## run 1
## Top_convolution
module Top_convolution(
 input clk,
	input rst,
	input start,
	input en,
	input [12:0] addr,
	output [20:0] out,
	output [20:0] max_pl,
	output reg done,
	output pat_en,
	output [9:0] pat_addr,
	input [7:0] pat_dout,
	output img_en,
	output [17:0] img_addr,
	input [7:0] img_dout,
	output pc_en,
	output pc_we,
	output [9:0] pc_addr,
	output [10:0] pc_din,
	input [10:0] pc_dout,
	output ic_en,
	output ic_we,
	output [17:0] ic_addr,
	output [10:0] ic_din,
	input [10:0] ic_dout,
	output pl_en,
	output pl_we,
	output [12:0] pl_addr,
	output [20:0] pl_din,
	input [20:0] pl_dout
    );
Size: roughly 3800 cells after synthesis, about 240 I/O pins, roughly 28000 µm² of cells after synthesis.
Settings: LEC_CHECK=0, ABC_AREA=1, CAP_MARGIN=25, CELL_PAD_IN_SITES_GLOBAL_PLACEMENT=2, CORE_ASPECT_RATIO=1.34, CORE_MARGIN=2, CORE_UTILIZATION=40, CTS_CLUSTER_DIAMETER=79, CTS_CLUSTER_SIZE=83, MAX_ROUTING_LAYER=met4, MIN_ROUTING_LAYER=met2, PLACE_DENSITY=0.65, SETUP_SLACK_MARGIN=1.07, SLEW_MARGIN=40; clock period 5.75 ns.
run.sh (not shown) runs the stock make flow with config.mk's settings and CLKGATE_MAP_FILE=.
What the final checks of run 1 revealed, after a flow that finished every stage, was a layout that fails on setup timing.
> inputs changed (run 1 -> run 2)
# run 1
export LEC_CHECK = 0
export ABC_AREA = 1
export CAP_MARGIN = 25
export CELL_PAD_IN_SITES_GLOBAL_PLACEMENT = 2
export CORE_ASPECT_RATIO = 1.34
export CORE_MARGIN = 2
export CORE_UTILIZATION = 40
export CTS_CLUSTER_DIAMETER = 79
export CTS_CLUSTER_SIZE = 83
export MAX_ROUTING_LAYER = met4
export MIN_ROUTING_LAYER = met2
export PLACE_DENSITY = 0.65
export SETUP_SLACK_MARGIN = 1.07
export SLEW_MARGIN = 40
create_clock -name core_clock -period 5.75 [get_ports {clk}]
# run 2
export LEC_CHECK = 0
export CAP_MARGIN = 25
export CORE_ASPECT_RATIO = 0.92
export CORE_MARGIN = 2
export CORE_UTILIZATION = 71
export CTS_CLUSTER_SIZE = 35
export HOLD_SLACK_MARGIN = -0.08
export MAX_ROUTING_LAYER = met4
export MIN_ROUTING_LAYER = met1
export PLACE_DENSITY = 0.65
export SETUP_SLACK_MARGIN = 2.1
export SLEW_MARGIN = 40
create_clock -name core_clock -period 7.61 [get_ports {clk}]
==> comparison <==
| run 2 | all stages done | FAIL | setup timing |
Run 2 vs. run 1: detailed-route vias per instance lost 2.5%; final number of setup-violating endpoints lost about 30%; period utilization lost 19 points; total power lost about 33%.
NOTE synthesized instance count run 1->run 2 decreased by more than 10%
| die area | run 2 vs run 1 | better |
From run 1 to run 2 the numbers moved as follows: required time reported for the critical path endpoint shows an increase of 1.49 ns; iteration tally of the first detailed-router pass fell 3; global-route wire length before repair shrank by 9.9%; effective utilization at floorplan higher.
Run 2 — part of the total power dissipated in the clock network 8.9 points higher, run 1 as reference
Here is what was changed in the inputs of run 3 compared with run 2.
# run 2
export LEC_CHECK = 0
export CAP_MARGIN = 25
export CORE_ASPECT_RATIO = 0.92
export CORE_MARGIN = 2
export CORE_UTILIZATION = 71
export CTS_CLUSTER_SIZE = 35
export HOLD_SLACK_MARGIN = -0.08
export MAX_ROUTING_LAYER = met4
export MIN_ROUTING_LAYER = met1
export PLACE_DENSITY = 0.65
export SETUP_SLACK_MARGIN = 2.1
export SLEW_MARGIN = 40
create_clock -name core_clock -period 7.61 [get_ports {clk}]
# run 3
export LEC_CHECK = 0
export CAP_MARGIN = 30
export CORE_MARGIN = 2
export CORE_UTILIZATION = 66
export SLEW_MARGIN = 20
create_clock -name core_clock -period 7.33 [get_ports {clk}]
Findings:
- Measured slew at the worst slew-check pin was lower in the run labelled run 2.
- Going from run 2 to run 3, fraction of standard cell area that is sequential increased by 0.20 points relative to the old numbers, worst slew slack as a fraction of its limit lost 9.7 points, total area of sequential cells saw little to no change, met3 wire length decreased about 60%.
- Finished, but not clean: run 3, with setup timing.
- | worst hold slack after final layout | run 3 vs run 2 | worse |
- Looking at cell type of the slowest stage on the worst timing path, the fa_2 result is from run 3; the fa_1 one comes from run 2.
- Relative to run 2, design area decreased by 1.1% in run 3.

* * *

Setup of build 52:
Top_convolution again, from the RTL that the note above started with.
==> flow/config.mk <==
export PLATFORM = sky130hd
export DESIGN_NAME = Top_convolution
export DESIGN_NICKNAME = Top_convolution
export VERILOG_FILES = /design/flow/design.v
export SDC_FILE = /design/flow/constraint.sdc
export NUM_CORES = 4
export LEC_CHECK = 0
export CAP_MARGIN = 0
export CORE_ASPECT_RATIO = 1.34
export CORE_MARGIN = 2
export CORE_UTILIZATION = 71
export CTS_CLUSTER_DIAMETER = 36
export CTS_CLUSTER_SIZE = 35
export MAX_ROUTING_LAYER = met4
export MIN_ROUTING_LAYER = met1
export PLACE_DENSITY = 0.65
export SETUP_SLACK_MARGIN = 1.07
export SLEW_MARGIN = 40
==> flow/constraint.sdc <==
create_clock -name core_clock -period 6.53 [get_ports {clk}]
set_input_delay 1.3060 -clock core_clock [delete_from_list [all_inputs] [get_ports {clk}]]
set_output_delay 1.3060 -clock core_clock [all_outputs]
set_load 0.01 [all_outputs]
Build 52 never completed, since it errored out during global routing.
Edits applied to the flow inputs when going from build 52 to build 7:
# build 52
export LEC_CHECK = 0
export CAP_MARGIN = 0
export CORE_ASPECT_RATIO = 1.34
export CORE_MARGIN = 2
export CORE_UTILIZATION = 71
export CTS_CLUSTER_DIAMETER = 36
export CTS_CLUSTER_SIZE = 35
export MAX_ROUTING_LAYER = met4
export MIN_ROUTING_LAYER = met1
export PLACE_DENSITY = 0.65
export SETUP_SLACK_MARGIN = 1.07
export SLEW_MARGIN = 40
create_clock -name core_clock -period 6.53 [get_ports {clk}]
# build 7
export LEC_CHECK = 0
export ABC_AREA = 1
export CAP_MARGIN = 25
export CORE_ASPECT_RATIO = 1.34
export CORE_MARGIN = 2
export CORE_UTILIZATION = 72
export CTS_CLUSTER_SIZE = 17
export MAX_ROUTING_LAYER = met4
export MIN_ROUTING_LAYER = met1
export PLACE_DENSITY = 0.65
export SETUP_SLACK_MARGIN = 1.07
export SLEW_MARGIN = 40
create_clock -name core_clock -period 5.15 [get_ports {clk}]
### Flow results
- Compared with build 52, in build 7 pre-CTS worst setup slack now sits lower, die extent in x went up by 1.7 um, count of mapped cells out of synthesis increased by 712 relative to the old numbers, total cell area reported by yosys after synthesis increased 3.5%, area fraction in mux cells shrank by 3.8 points.
- Where synthesized area is concerned, build 52 is better than build 7.
- Build 7 did not make it past global routing, where a tool error ended it.
- From build 52 to build 7 the numbers moved as follows: number of distinct standard cells referenced by the synthesized netlist went down, number of flops mapped to enable cells by yosys did not really move, area of the chip went up, final RePlAce weighted congestion went up.
## Diff of input files: build 77 against build 7
# build 7
export LEC_CHECK = 0
export ABC_AREA = 1
export CAP_MARGIN = 25
export CORE_ASPECT_RATIO = 1.34
export CORE_MARGIN = 2
export CORE_UTILIZATION = 72
export CTS_CLUSTER_SIZE = 17
export MAX_ROUTING_LAYER = met4
export MIN_ROUTING_LAYER = met1
export PLACE_DENSITY = 0.65
export SETUP_SLACK_MARGIN = 1.07
export SLEW_MARGIN = 40
create_clock -name core_clock -period 5.15 [get_ports {clk}]
# build 77
export LEC_CHECK = 0
export CAP_MARGIN = 20
export CORE_MARGIN = 2
export CORE_UTILIZATION = 66
export SLEW_MARGIN = 20
create_clock -name core_clock -period 10.0 [get_ports {clk}]
Notes after the runs:
Build 77 finished end to end and its layout was clean on timing, DRC and antenna. In the flow results for build 77 and build 7, the number of H-tree levels is smaller on build 7. Build 77 ended with more area fraction in mux cells than build 7. Build 77: number of placement rows 12% below build 7. Compared with build 7, build 77 shows number of clock buffers inserted by TritonCTS that has gone up by more than 10%. Relative to build 7, the placed wire-length estimate measured on build 77 has decreased by more than a quarter. Compared with build 7, build 77 shows a setup slack at placement that is 2350 ps higher. Measured against each other, build 77 and build 7 differ in vertical die dimension, the higher figure coming from build 7. As of build 77, yosys-reported design area after synthesis had fallen by a few percent compared to build 7. Die: build 77 bigger than build 7.
No activity file was given, so power comes from the tool's default toggle rates.
